## job 9693
Design timer_top, start of the top module:
module timer_top (
	input  wire sys_clk,
	input  wire sys_rst_n,
	input  wire tim_psel,
	input  wire tim_penable,
	input  wire tim_pwrite,
	input  wire [11:0] tim_paddr,
	input  wire [31:0] tim_pwdata,
	input  wire [3:0]  tim_pstrb,
	output wire [31:0] tim_prdata,
	output wire tim_pslverr,
	output wire tim_pready,
	output wire tim_int,
	input  wire dbg_mode
);
	wire wr_en;
	wire rd_en;
	wire timer_en;
	wire div_en;
	wire [3:0]  div_val;
	wire [63:0] cnt_tdr;
	wire cnt_tdr_en;
	wire cnt_clr;
	wire timer_en_nedge;
	wire [63:0] count;
	wire cnt_update;
	wire halt_en;
	apb_slave apb_slave_u(
		.sys_clk        (sys_clk        ),
		.sys_rst_n      (sys_rst_n      ),
		.tim_psel       (tim_psel       ),
		.tim_penable    (tim_penable    ),
		.tim_pwrite     (tim_pwrite     ),
		.tim_pready     (tim_pready     ),
		.wr_en          (wr_en          ),
		.rd_en          (rd_en          )
	);	
	register register_u (
		.sys_clk        (sys_clk        ),
		.sys_rst_n      (sys_rst_n      ),
		.wr_en          (wr_en          ),
		.rd_en          (rd_en          ),
		.tim_paddr      (tim_paddr      ),
		.tim_pwdata     (tim_pwdata     ),
		.tim_prdata     (tim_prdata     ),
		.tim_pstrb      (tim_pstrb      ),
		.tim_pslverr    (tim_pslverr    ),
		.tim_int        (tim_int        ),
		.dbg_mode       (dbg_mode       ),
		.timer_en       (timer_en       ),
		.div_en         (div_en         ),
		.div_val        (div_val        ),
		.cnt_tdr        (cnt_tdr        ),
		.cnt_tdr_en     (cnt_tdr_en     ),	
		.cnt_clr        (cnt_clr        ),
		.timer_en_nedge (timer_en_nedge ),
		.count          (count          ),
		.cnt_update     (cnt_update     ),
		.halt_en        (halt_en        )
	);
	counter counter_u (
		.sys_clk        (sys_clk        ),
		.sys_rst_n      (sys_rst_n      ),
		.timer_en       (timer_en       ),
		.div_en         (div_en         ),
  ...
make LEC_CHECK=0 ABC_AREA=1 CAP_MARGIN=20 CORE_MARGIN=2 CORE_UTILIZATION=70 CTS_CLUSTER_DIAMETER=205 GPL_TIMING_DRIVEN=1 MIN_ROUTING_LAYER=met1 SETUP_SLACK_MARGIN=0.3 SLEW_MARGIN=35 TNS_END_PERCENT=95 finish   # period 3.25 ns
run.sh (not shown) runs the stock make flow with config.mk's settings and CLKGATE_MAP_FILE=.
Here is what was changed in the inputs of job 6118 compared with job 9693.
- changing CORE_UTILIZATION from 70 to 67
- setting PLACE_DENSITY to 0.6 for the first time
- removing SETUP_SLACK_MARGIN (formerly 0.3)
- removing TNS_END_PERCENT (formerly 95)
- removing GPL_TIMING_DRIVEN (formerly 1)
- changing SLEW_MARGIN from 35 to 20
- removing MIN_ROUTING_LAYER (formerly met1)
- removing CTS_CLUSTER_DIAMETER (formerly 205)
- changing the clock period (ns, I/O delays scaled along) from 3.25 to 7.12
--- outcome ---
Post-route standard cell area excluding fillers improves in job 6118 relative to job 9693.
Against job 9693, job 6118 comes in 3.3 µm higher on horizontal die size.
A class of the worst hold path of input port to async pin is what job 9693 shows, while flop to flop belongs to job 6118.
Changes observed in job 6118 relative to job 9693: minimum hold slack went up; worst-case setup slack after placement climbed 1450 ps; signed area change from the synthesized netlist to the final layout decreased 4.8 points.
The count of plain and timing-repair buffers in the layout in job 9693 is 1.8 times that in job 6118.
Job 6118 vs job 9693, timing endpoint of the critical path: tim_prdata[8] vs tim_prdata[18]
Re clock tree cell share of total cell area: job 6118 is 0.45 points up on job 9693.
Changes observed in job 6118 relative to job 9693: sequential share of power fell by 0.5 points; sum of routed wire length over all layers moved down; final cycle utilization of the critical path moved down.
Setup changes, job 6118 to job 4532
- a change of CAP_MARGIN from 20 to 5
- a change of PLACE_DENSITY from 0.6 to 0.42
- an added SETUP_SLACK_MARGIN of 0.93
- a change of CORE_UTILIZATION from 67 to 72
- an added CTS_CLUSTER_DIAMETER of 105
- a change of the clock period (ns, I/O delays scaled along) from 7.12 to 3.24
Findings:
- Job 6118 → job 4532: core utilization at floorplan rose 5.3 points; count of distinct cell types in the synthesized netlist ~0 delta; post-cts resize count now sits higher; chip height fell 3.4%.
- The flow ran to completion for all of job 6118 and job 4532 but job 4532, which stopped partway.
- Flow for job 4532 halted at global routing (5_1_grt), error code GRT-0232.
- Chip width in job 4532 is 5.4 µm below job 6118.
- Per the comparison of job 4532 with job 6118, routability congestion estimate from global placement moved up; overall die area moved down.


timer_top again, from the RTL that the note above started with.
==> flow/config.mk <==
export PLATFORM = sky130hd
export DESIGN_NAME = timer_top
export DESIGN_NICKNAME = timer_top
export VERILOG_FILES = /design/flow/design.v
export SDC_FILE = /design/flow/constraint.sdc
export NUM_CORES = 4
export LEC_CHECK = 0
export CAP_MARGIN = 20
export CELL_PAD_IN_SITES_DETAIL_PLACEMENT = 1
export CORE_MARGIN = 2
export CORE_UTILIZATION = 40
export CTS_CLUSTER_DIAMETER = 332
export GPL_ROUTABILITY_DRIVEN = 1
export HOLD_SLACK_MARGIN = 0.15
export MIN_ROUTING_LAYER = met2
export SETUP_SLACK_MARGIN = -0.12
export SLEW_MARGIN = 20
export TNS_END_PERCENT = 45
==> flow/constraint.sdc <==
create_clock -name core_clock -period 6.5 [get_ports {sys_clk}]
set_input_delay 1.3000 -clock core_clock [delete_from_list [all_inputs] [get_ports {sys_clk}]]
set_output_delay 1.3000 -clock core_clock [all_outputs]
set_load 0.01 [all_outputs]
Rerun with:
- CELL_PAD_IN_SITES_DETAIL_PLACEMENT: 1 -> unset
- CORE_UTILIZATION: 40 -> 52
- CTS_CLUSTER_DIAMETER: 332 -> unset
- GPL_ROUTABILITY_DRIVEN: 1 -> unset
- HOLD_SLACK_MARGIN: 0.15 -> unset
- MIN_ROUTING_LAYER: met2 -> unset
- PLACE_DENSITY: unset -> 0.6
- SETUP_SLACK_MARGIN: -0.12 -> unset
- TNS_END_PERCENT: 45 -> unset
- clock period: 6.5 -> 7.14 ns (I/O delays scaled with it)
Result:
- design area drops by 0.77%
- final cell count drops by 6.2%
- hold slack gains 0.0088 ns
- sequential power drops by about 9%
- routed wire length drops by 13%
- register-to-register slack gains 1.4 ns
- synthesized area does not change
- clock power drops by about 10%
Rerun with:
- ABC_AREA: unset -> 1
- CORE_UTILIZATION: 52 -> 58
- CTS_CLUSTER_SIZE: unset -> 94
- clock period: 7.14 -> 4.14 ns (I/O delays scaled with it)
The changed run finished clean.
Final cell count grows by 68%.
First-iteration DRC count grows by about 120%.
Via count grows by about 60%.
Rerun with:
- ABC_AREA: 1 -> unset
- CORE_UTILIZATION: 58 -> 40
- CTS_CLUSTER_SIZE: 94 -> unset
- clock period: 4.14 -> 5.72 ns (I/O delays scaled with it)
After rerunning: Routed wire length went down by 31%. Via count is lower by 37%. Cell area went down by 12%. Global-route usage fell by 19 points.


timer_top again, from the RTL that the note above started with.
Settings: LEC_CHECK=0, ABC_AREA=0, CAP_MARGIN=25, CORE_ASPECT_RATIO=1.19, CORE_MARGIN=2, CORE_UTILIZATION=60, CTS_CLUSTER_DIAMETER=207, HOLD_SLACK_MARGIN=0.19, MIN_ROUTING_LAYER=met2, PLACE_DENSITY=0.35, SETUP_SLACK_MARGIN=0.29, SLEW_MARGIN=20; clock period 9.63 ns.
Then changed:
==> flow/config.mk (replaced) <==
export PLATFORM = sky130hd
export DESIGN_NAME = timer_top
export DESIGN_NICKNAME = timer_top
export VERILOG_FILES = /design/flow/design.v
export SDC_FILE = /design/flow/constraint.sdc
export NUM_CORES = 4
export LEC_CHECK = 0
export CAP_MARGIN = 5
export CORE_MARGIN = 2
export CORE_UTILIZATION = 72
export CTS_CLUSTER_DIAMETER = 105
export PLACE_DENSITY = 0.6
export SETUP_SLACK_MARGIN = 0.44
export SLEW_MARGIN = 20
==> flow/constraint.sdc (replaced) <==
create_clock -name core_clock -period 3.18 [get_ports {sys_clk}]
set_input_delay 0.6360 -clock core_clock [delete_from_list [all_inputs] [get_ports {sys_clk}]]
set_output_delay 0.6360 -clock core_clock [all_outputs]
set_load 0.01 [all_outputs]
=>
- The changed run ended with an error in global routing
- synthesized cell count is unchanged
- die size came out lower by 16%
- synthesized area is unchanged
Then changed:
--- a/flow/config.mk
+++ b/flow/config.mk
@@ -7,3 +7,4 @@
 export LEC_CHECK = 0
-export CAP_MARGIN = 5
+export ABC_AREA = 1
+export CAP_MARGIN = 20
 export CORE_MARGIN = 2
@@ -11,4 +12,5 @@
 export CTS_CLUSTER_DIAMETER = 105
-export PLACE_DENSITY = 0.6
-export SETUP_SLACK_MARGIN = 0.44
+export CTS_CLUSTER_SIZE = 74
+export PLACE_DENSITY_LB_ADDON = 0.28
+export SETUP_SLACK_MARGIN = 0.82
 export SLEW_MARGIN = 20
==> flow/constraint.sdc (replaced) <==
create_clock -name core_clock -period 3.25 [get_ports {sys_clk}]
set_input_delay 0.6500 -clock core_clock [delete_from_list [all_inputs] [get_ports {sys_clk}]]
set_output_delay 0.6500 -clock core_clock [all_outputs]
set_load 0.01 [all_outputs]
What happened: The changed run died in global routing. Die area came out higher by 16%. Area after synthesis grows by about 16%. Synthesized cell count grows by about 90%.
Then changed:
==> flow/config.mk (replaced) <==
export PLATFORM = sky130hd
export DESIGN_NAME = timer_top
export DESIGN_NICKNAME = timer_top
export VERILOG_FILES = /design/flow/design.v
export SDC_FILE = /design/flow/constraint.sdc
export NUM_CORES = 4
export LEC_CHECK = 0
export CAP_MARGIN = 20
export CORE_MARGIN = 2
export CORE_UTILIZATION = 40
export PLACE_DENSITY = 0.6
export SLEW_MARGIN = 20
==> flow/constraint.sdc (replaced) <==
create_clock -name core_clock -period 6.5 [get_ports {sys_clk}]
set_input_delay 1.3000 -clock core_clock [delete_from_list [all_inputs] [get_ports {sys_clk}]]
set_output_delay 1.3000 -clock core_clock [all_outputs]
set_load 0.01 [all_outputs]
Outcome:
- The new run completed with no timing, DRC or antenna violations
- die area increases by 53%
- synthesized area decreases by 14%
- synthesized cell count decreases by 47%


== red ==
timer_top again, from the RTL that the note above started with.
Settings: LEC_CHECK=0, ABC_AREA=1, CAP_MARGIN=15, CORE_MARGIN=2, CORE_UTILIZATION=72, CTS_CLUSTER_DIAMETER=214, GPL_TIMING_DRIVEN=1, HOLD_SLACK_MARGIN=-0.05, MIN_ROUTING_LAYER=met1, SETUP_SLACK_MARGIN=-0.54, SLEW_MARGIN=35, TNS_END_PERCENT=95; clock period 6.95 ns.
### red -> blue
Settings: HOLD_SLACK_MARGIN removed (was -0.05); CTS_CLUSTER_DIAMETER changed from 214 to 105; ABC_AREA removed (was 1); TNS_END_PERCENT removed (was 95); PLACE_DENSITY_LB_ADDON newly set to 0.28; SETUP_SLACK_MARGIN removed (was -0.54); SLEW_MARGIN changed from 35 to 20; CAP_MARGIN changed from 15 to 20; GPL_TIMING_DRIVEN removed (was 1); MIN_ROUTING_LAYER removed (was met1); the clock period (ns, I/O delays scaled along) changed from 6.95 to 3.25.
[summary]
The final report for blue shows a completed flow and a layout that fails verification, specifically setup timing. blue ends up with lower synthesized cell count than red does. Compared blue vs red, and worst setup slack is down in blue. Worst clock skew, red and blue: higher on blue. [compare] base=red new=blue: flip-flop and latch share of the layout cell area up 2.2 points, sequential element share of the synthesized area shows an increase of 5.8 points. [blue] fill cell instance count of the final layout fell about 44% relative to red. Compared with red, blue shows a higher non-clock buffer count. On blue: area of all placed cells without fillers is about 6.6% lower than what red gave.
#### Input delta (green over blue)
Settings: CORE_UTILIZATION: 72 -> 64; PLACE_DENSITY_LB_ADDON: 0.28 -> unset; CTS_CLUSTER_DIAMETER: 105 -> unset; the clock period (ns, I/O delays scaled along): 3.25 -> 4.48.
Notes after the runs:
green: PASS, flow complete, no timing, DRC or antenna violations. Lower cell count goes to green over blue. Sort green and blue by final total negative setup slack asc -> top: blue. Utilization blue -> green: down. Period utilization in green vs blue: down 6.7 points.
Inputs modified between green and orange:
Settings: an added CTS_CLUSTER_DIAMETER of 105; an added PLACE_DENSITY of 0.37; an added SETUP_SLACK_MARGIN of 0.22; a change of CORE_UTILIZATION from 64 to 72; a change of CAP_MARGIN from 20 to 5; a change of the clock period (ns, I/O delays scaled along) from 4.48 to 3.18.
--- outcome ---
[orange] initial antenna violation count rose 1 relative to green
Die size ends up lower on orange.
Clock-buffer cell count ends up higher on green.
The run with more routed wire is orange, not green.
As far as number of cells after detailed placement is concerned, green and orange perform about the same.
orange vs green: global-route wire length before repair up by more than 10%
The final reports for orange and green show final area higher in the former.
~same share of the cycle needed by the critical path after routing in orange and green
Input changes introduced in purple (baseline for comparison: orange):
Settings: swapping 5 for 20 in CAP_MARGIN; clearing SETUP_SLACK_MARGIN, which used to be 0.22; putting CTS_CLUSTER_SIZE at 14 where nothing was set; swapping 0.37 for 0.6 in PLACE_DENSITY; swapping 105 for 202 in CTS_CLUSTER_DIAMETER; swapping 3.18 for 3.33 in the clock period (ns, I/O delays scaled along).
Results
purple finished all stages; however, its layout fails the closing checks, the failures being setup timing. Delta (purple minus orange): combinational fraction of design power rose by 0.3 points; detailed-route wire length per cell decreased by about 14% relative to the old numbers; power density over cell area lower; share of cell area taken by flip-flops and latches higher. Total CTS buffers in purple is 5 lower than in orange.


## wip/delta
Starting RTL as in the previous note.
export LEC_CHECK = 0
export CAP_MARGIN = 20
export CELL_PAD_IN_SITES_DETAIL_PLACEMENT = 2
export CORE_MARGIN = 2
export CORE_UTILIZATION = 44
export GPL_ROUTABILITY_DRIVEN = 1
export GPL_TIMING_DRIVEN = 1
export PLACE_DENSITY_LB_ADDON = 0.17
export SETUP_SLACK_MARGIN = 0.01
export SLEW_MARGIN = 10
export TNS_END_PERCENT = 75
create_clock -name core_clock -period 3.21 [get_ports {sys_clk}]
The layout from wip/delta, despite a flow that completed every stage, fails the layout checks, with the failing checks listed as setup timing.
### wip/delta -> wip/umber
- clearing TNS_END_PERCENT, which used to be 75
- putting PLACE_DENSITY at 0.6 where nothing was set
- clearing SETUP_SLACK_MARGIN, which used to be 0.01
- clearing GPL_ROUTABILITY_DRIVEN, which used to be 1
- clearing PLACE_DENSITY_LB_ADDON, which used to be 0.17
- swapping 44 for 40 in CORE_UTILIZATION
- swapping 10 for 20 in SLEW_MARGIN
- clearing GPL_TIMING_DRIVEN, which used to be 1
- clearing CELL_PAD_IN_SITES_DETAIL_PLACEMENT, which used to be 2
- swapping 3.21 for 7.12 in the clock period (ns, I/O delays scaled along)
[summary]
No stage failed in wip/umber, and the final checks on the layout all came back clean.
wip/umber ends up with a final instance area that is 1300 um2 lower than in wip/delta.
Sequential cell fraction of total power is higher on wip/umber
Between wip/umber and wip/delta, static leakage is higher for wip/delta, wip/umber comes in under that.
Wire length of the first global-routing pass | wip/umber below wip/delta
Delta (wip/umber minus wip/delta): non-clock buffer count -105, total via count in the routed design -4,002.
Relative to wip/umber, the following input files were edited for wip/indigo:
- a change of CORE_UTILIZATION from 40 to 36
- a change of the clock period (ns, I/O delays scaled along) from 7.12 to 5.72
Results
Per the final summary, wip/indigo finished and its layout is clean on timing, DRC and antenna.
Power share of the combinational group across wip/indigo and wip/umber: no real change.
The half-perimeter wire length after detailed placement of wip/indigo is higher than that of wip/umber.
Sort wip/indigo and wip/umber by number of placement rows desc -> top: wip/indigo
Against wip/umber, worst hold slack after final layout in wip/indigo came out worse.
Clock input transition at the sequential cells of the worst setup and hold paths: wip/umber vs wip/indigo — no meaningful difference
Taking wip/umber over wip/indigo, the wire length on met1 ratio works out to 0.947.
Per the comparison of wip/indigo with wip/umber, sequential fraction of the synthesis area held steady, worst setup slack shrank by 0.61 ns.
Power figures rest on the tool's default switching activity, not on a simulated workload.
